==> flow/design.v (excerpt) <==
module router #(
    parameter AXIS_DATA_WIDTH = 40,
    parameter ID_WIDTH = 4,
    parameter CHANNEL_NUMBER = 5,
    parameter BUFFER_LENGTH = 8,
    parameter MAX_ROUTERS_X = 4,
    parameter MAX_ROUTERS_X_WIDTH
    = $clog2(MAX_ROUTERS_X),
    parameter MAX_ROUTERS_Y = 4,
    parameter MAX_ROUTERS_Y_WIDTH
    = $clog2(MAX_ROUTERS_Y),
    parameter ROUTER_X = 1,
    parameter ROUTER_Y = 2,
    parameter STRB_WIDTH = AXIS_DATA_WIDTH/8
)(
    input  clk_i, rst_n_i,
    input  logic [CHANNEL_NUMBER*AXIS_DATA_WIDTH-1:0] in_tdata_i,
    input  logic [CHANNEL_NUMBER*STRB_WIDTH-1:0]      in_tstrb_i,
    input  logic [CHANNEL_NUMBER*STRB_WIDTH-1:0]      in_tkeep_i,
    input  logic [CHANNEL_NUMBER-1:0]                 in_tlast_i,
    input  logic [CHANNEL_NUMBER*ID_WIDTH-1:0]        in_tid_i,
    input  logic [CHANNEL_NUMBER-1:0]                 in_tvalid_i,
    output logic [CHANNEL_NUMBER-1:0]                 in_tready_o,
    output logic [CHANNEL_NUMBER*AXIS_DATA_WIDTH-1:0] out_tdata_o,
    output logic [CHANNEL_NUMBER*STRB_WIDTH-1:0]      out_tstrb_o,
    output logic [CHANNEL_NUMBER*STRB_WIDTH-1:0]      out_tkeep_o,
    output logic [CHANNEL_NUMBER-1:0]                 out_tlast_o,
    output logic [CHANNEL_NUMBER*ID_WIDTH-1:0]        out_tid_o,
    output logic [CHANNEL_NUMBER-1:0]                 out_tvalid_o,
    input  logic [CHANNEL_NUMBER-1:0]                 out_tready_i
);
Settings: LEC_CHECK=0, CAP_MARGIN=5, CELL_PAD_IN_SITES_DETAIL_PLACEMENT=0, CORE_MARGIN=2, CORE_UTILIZATION=72, CTS_CLUSTER_DIAMETER=389, CTS_CLUSTER_SIZE=28, HOLD_SLACK_MARGIN=0.3, MAX_ROUTING_LAYER=met5, PLACE_DENSITY_LB_ADDON=0.0, SETUP_SLACK_MARGIN=0.39, SLEW_MARGIN=20, TNS_END_PERCENT=20; clock period 4.47 ns.
run.sh (not shown) runs the stock make flow with config.mk's settings and CLKGATE_MAP_FILE=.
The starting point ended with an error in clock tree synthesis (4_1_cts) with DPL-0033.
Edit:
==> flow/config.mk (replaced) <==
export PLATFORM = sky130hd
export DESIGN_NAME = router
export DESIGN_NICKNAME = router
export VERILOG_FILES = /design/flow/design.v
export SDC_FILE = /design/flow/constraint.sdc
export NUM_CORES = 4
export LEC_CHECK = 0
export CAP_MARGIN = 20
export CORE_MARGIN = 2
export CORE_UTILIZATION = 69
export CTS_CLUSTER_SIZE = 31
export PLACE_DENSITY = 0.6
export SLEW_MARGIN = 20
==> flow/constraint.sdc (replaced) <==
create_clock -name core_clock -period 4.23 [get_ports {clk_i}]
set_input_delay 0.8460 -clock core_clock [delete_from_list [all_inputs] [get_ports {clk_i}]]
set_output_delay 0.8460 -clock core_clock [all_outputs]
set_load 0.01 [all_outputs]
Now the flow finished but fails on negative setup slack.
Die area came out higher by 4.3%.
Area after synthesis does not change.
Synthesized cell count does not change.
Edit:
--- a/flow/config.mk
+++ b/flow/config.mk
@@ -6,8 +6,8 @@
 export NUM_CORES = 4
 export LEC_CHECK = 0
+export ABC_AREA = 1
 export CAP_MARGIN = 20
 export CORE_MARGIN = 2
-export CORE_UTILIZATION = 69
-export CTS_CLUSTER_SIZE = 31
+export CORE_UTILIZATION = 72
 export PLACE_DENSITY = 0.6
 export SLEW_MARGIN = 20
==> flow/constraint.sdc (replaced) <==
create_clock -name core_clock -period 6.3 [get_ports {clk_i}]
set_input_delay 1.2600 -clock core_clock [delete_from_list [all_inputs] [get_ports {clk_i}]]
set_output_delay 1.2600 -clock core_clock [all_outputs]
set_load 0.01 [all_outputs]
The new run completed, yet does not pass: negative setup slack.
Wire length falls by 11%.
Via count increases by 20%.
Non-clock buffer count decreases by 444.
First-iteration DRC count grows by 7.6%.
Total power shrinks by 36%.
Die size fell by 1.8%.
Edit:
--- a/flow/config.mk
+++ b/flow/config.mk
@@ -6,8 +6,9 @@
 export NUM_CORES = 4
 export LEC_CHECK = 0
-export ABC_AREA = 1
 export CAP_MARGIN = 20
 export CORE_MARGIN = 2
-export CORE_UTILIZATION = 72
+export CORE_UTILIZATION = 66
+export MAX_ROUTING_LAYER = met4
 export PLACE_DENSITY = 0.6
 export SLEW_MARGIN = 20
+export TNS_END_PERCENT = 5
==> flow/constraint.sdc (replaced) <==
create_clock -name core_clock -period 4.75 [get_ports {clk_i}]
set_input_delay 0.9500 -clock core_clock [delete_from_list [all_inputs] [get_ports {clk_i}]]
set_output_delay 0.9500 -clock core_clock [all_outputs]
set_load 0.01 [all_outputs]
Outcome: The new run ran to the end with violations: negative setup slack; core utilization is lower by 4.6 points; setup slack degrades by 1.1 ns; sequential cell count stays the same; via count is lower by 27%; count of clock-buffer cells in the layout is higher by 17; worst hold slack improves by 0.076 ns; power is higher by 24%; combinational power is higher by 15%.
Edit:
--- a/flow/config.mk
+++ b/flow/config.mk
@@ -9,6 +9,4 @@
 export CORE_MARGIN = 2
 export CORE_UTILIZATION = 66
-export MAX_ROUTING_LAYER = met4
 export PLACE_DENSITY = 0.6
 export SLEW_MARGIN = 20
-export TNS_END_PERCENT = 5
==> flow/constraint.sdc (replaced) <==
create_clock -name core_clock -period 5.83 [get_ports {clk_i}]
set_input_delay 1.1660 -clock core_clock [delete_from_list [all_inputs] [get_ports {clk_i}]]
set_output_delay 1.1660 -clock core_clock [all_outputs]
set_load 0.01 [all_outputs]
The changed run produced a layout that fails on negative setup slack. Die size stays the same. Combinational power is lower by about 1%. Synthesized area does not change. Final cell count is lower by 0.64%. Global-route usage decreases by 1.0 points. Total power goes down by 9.5%. Non-clock buffer count came out lower by 41. Wire length came out higher by 5.0%. Via count goes up by 2.7%.

* * *

== run A ==
Starting RTL as in the previous note.
Settings: LEC_CHECK=0, CAP_MARGIN=0, CELL_PAD_IN_SITES_DETAIL_PLACEMENT=2, CELL_PAD_IN_SITES_GLOBAL_PLACEMENT=2, CORE_ASPECT_RATIO=0.9, CORE_MARGIN=5, CORE_UTILIZATION=26, CTS_CLUSTER_DIAMETER=400, GPL_TIMING_DRIVEN=0, HOLD_SLACK_MARGIN=0.05, MAX_ROUTING_LAYER=met4, MIN_ROUTING_LAYER=met1, PLACE_DENSITY_LB_ADDON=0.27, SLEW_MARGIN=20, TNS_END_PERCENT=35; clock period 8.04 ns.
Run A finished end to end and its layout was clean on timing, DRC and antenna.
Edits applied to the flow inputs when going from run A to run B:
# run A
export LEC_CHECK = 0
export CAP_MARGIN = 0
export CELL_PAD_IN_SITES_DETAIL_PLACEMENT = 2
export CELL_PAD_IN_SITES_GLOBAL_PLACEMENT = 2
export CORE_ASPECT_RATIO = 0.9
export CORE_MARGIN = 5
export CORE_UTILIZATION = 26
export CTS_CLUSTER_DIAMETER = 400
export GPL_TIMING_DRIVEN = 0
export HOLD_SLACK_MARGIN = 0.05
export MAX_ROUTING_LAYER = met4
export MIN_ROUTING_LAYER = met1
export PLACE_DENSITY_LB_ADDON = 0.27
export SLEW_MARGIN = 20
export TNS_END_PERCENT = 35
create_clock -name core_clock -period 8.04 [get_ports {clk_i}]
# run B
export LEC_CHECK = 0
export CAP_MARGIN = 20
export CORE_MARGIN = 2
export CORE_UTILIZATION = 45
export PLACE_DENSITY = 0.6
export SLEW_MARGIN = 20
create_clock -name core_clock -period 7.5 [get_ports {clk_i}]
Results
| critical path depth | lower: run B |. Cmp run B vs run A: number of non-clock buffers lower in run B. In run B, post-placement setup slack is higher than in run A. The setup slack of run B is smaller than that of run A. First-iteration DRC count up about 5.4% in run B wrt run A. Overall routed net length in run B is 89 mm lower than in run A. Comparing run A and run B, the lower global routing usage on met3 was measured on run A. Run A → run B: final cell count has decreased, register-to-register slack has decreased, wire length of the first global-routing pass has decreased.
--- input diff run B..run C ---
# run B
export LEC_CHECK = 0
export CAP_MARGIN = 20
export CORE_MARGIN = 2
export CORE_UTILIZATION = 45
export PLACE_DENSITY = 0.6
export SLEW_MARGIN = 20
create_clock -name core_clock -period 7.5 [get_ports {clk_i}]
# run C
export LEC_CHECK = 0
export CAP_MARGIN = 20
export CORE_MARGIN = 2
export CORE_UTILIZATION = 66
export SETUP_SLACK_MARGIN = 1.63
export SLEW_MARGIN = 20
create_clock -name core_clock -period 6.5 [get_ports {clk_i}]
Results
- Run C finished every stage; the final checks, however, were not passed, the failures being negative setup slack.
- Between run B and run C, instance count on the critical path increased.
- From run B to run C the numbers moved as follows: least setup slack across all paths after layout dropped 0.091 ns; first-pass GRT wire length climbed 0.91%.
- Compared with run B, run C is hungrier on power.
- Run B and run C ended up with nearly the same sequential cell area in the final layout.
- Compared to run B, run C has tapcell count 30% lower.
- Die area ended up 66000 um2 lower on run C than on run B.
- [compare] base=run B new=run C: final setup skew shows a reduction of 0.047 ns, count of multi-input gates neither gained nor lost much, combinational cell fraction of total power went up 7.0 points, multi-input gate share of total cell area went up.
Relative to run C, the following input files were edited for run D:
# run C
export LEC_CHECK = 0
export CAP_MARGIN = 20
export CORE_MARGIN = 2
export CORE_UTILIZATION = 66
export SETUP_SLACK_MARGIN = 1.63
export SLEW_MARGIN = 20
create_clock -name core_clock -period 6.5 [get_ports {clk_i}]
# run D
export LEC_CHECK = 0
export CAP_MARGIN = 20
export CORE_MARGIN = 2
export CORE_UTILIZATION = 69
export CTS_CLUSTER_SIZE = 41
export SETUP_SLACK_MARGIN = 0.93
export SLEW_MARGIN = 20
create_clock -name core_clock -period 4.11 [get_ports {clk_i}]
--- outcome ---
In run D the implementation completed, yet the final layout does not meet the checks, the culprit being negative setup slack. Against run C, run D reports a sequential share of layout area that is lower. On number of placement rows: between run D and run C, it ends up higher for run C. Capture point of the worst path = out_tdata_o[84]: run C; capture point of the worst path = out_tdata_o[177]: run D. Relative to run C, final cell area excluding filler cells increased by about 2.8% in run D. Of run D and run C, run D shows the higher instance count on the critical path, with run C below it.
Power and IR drop assume default switching activity.
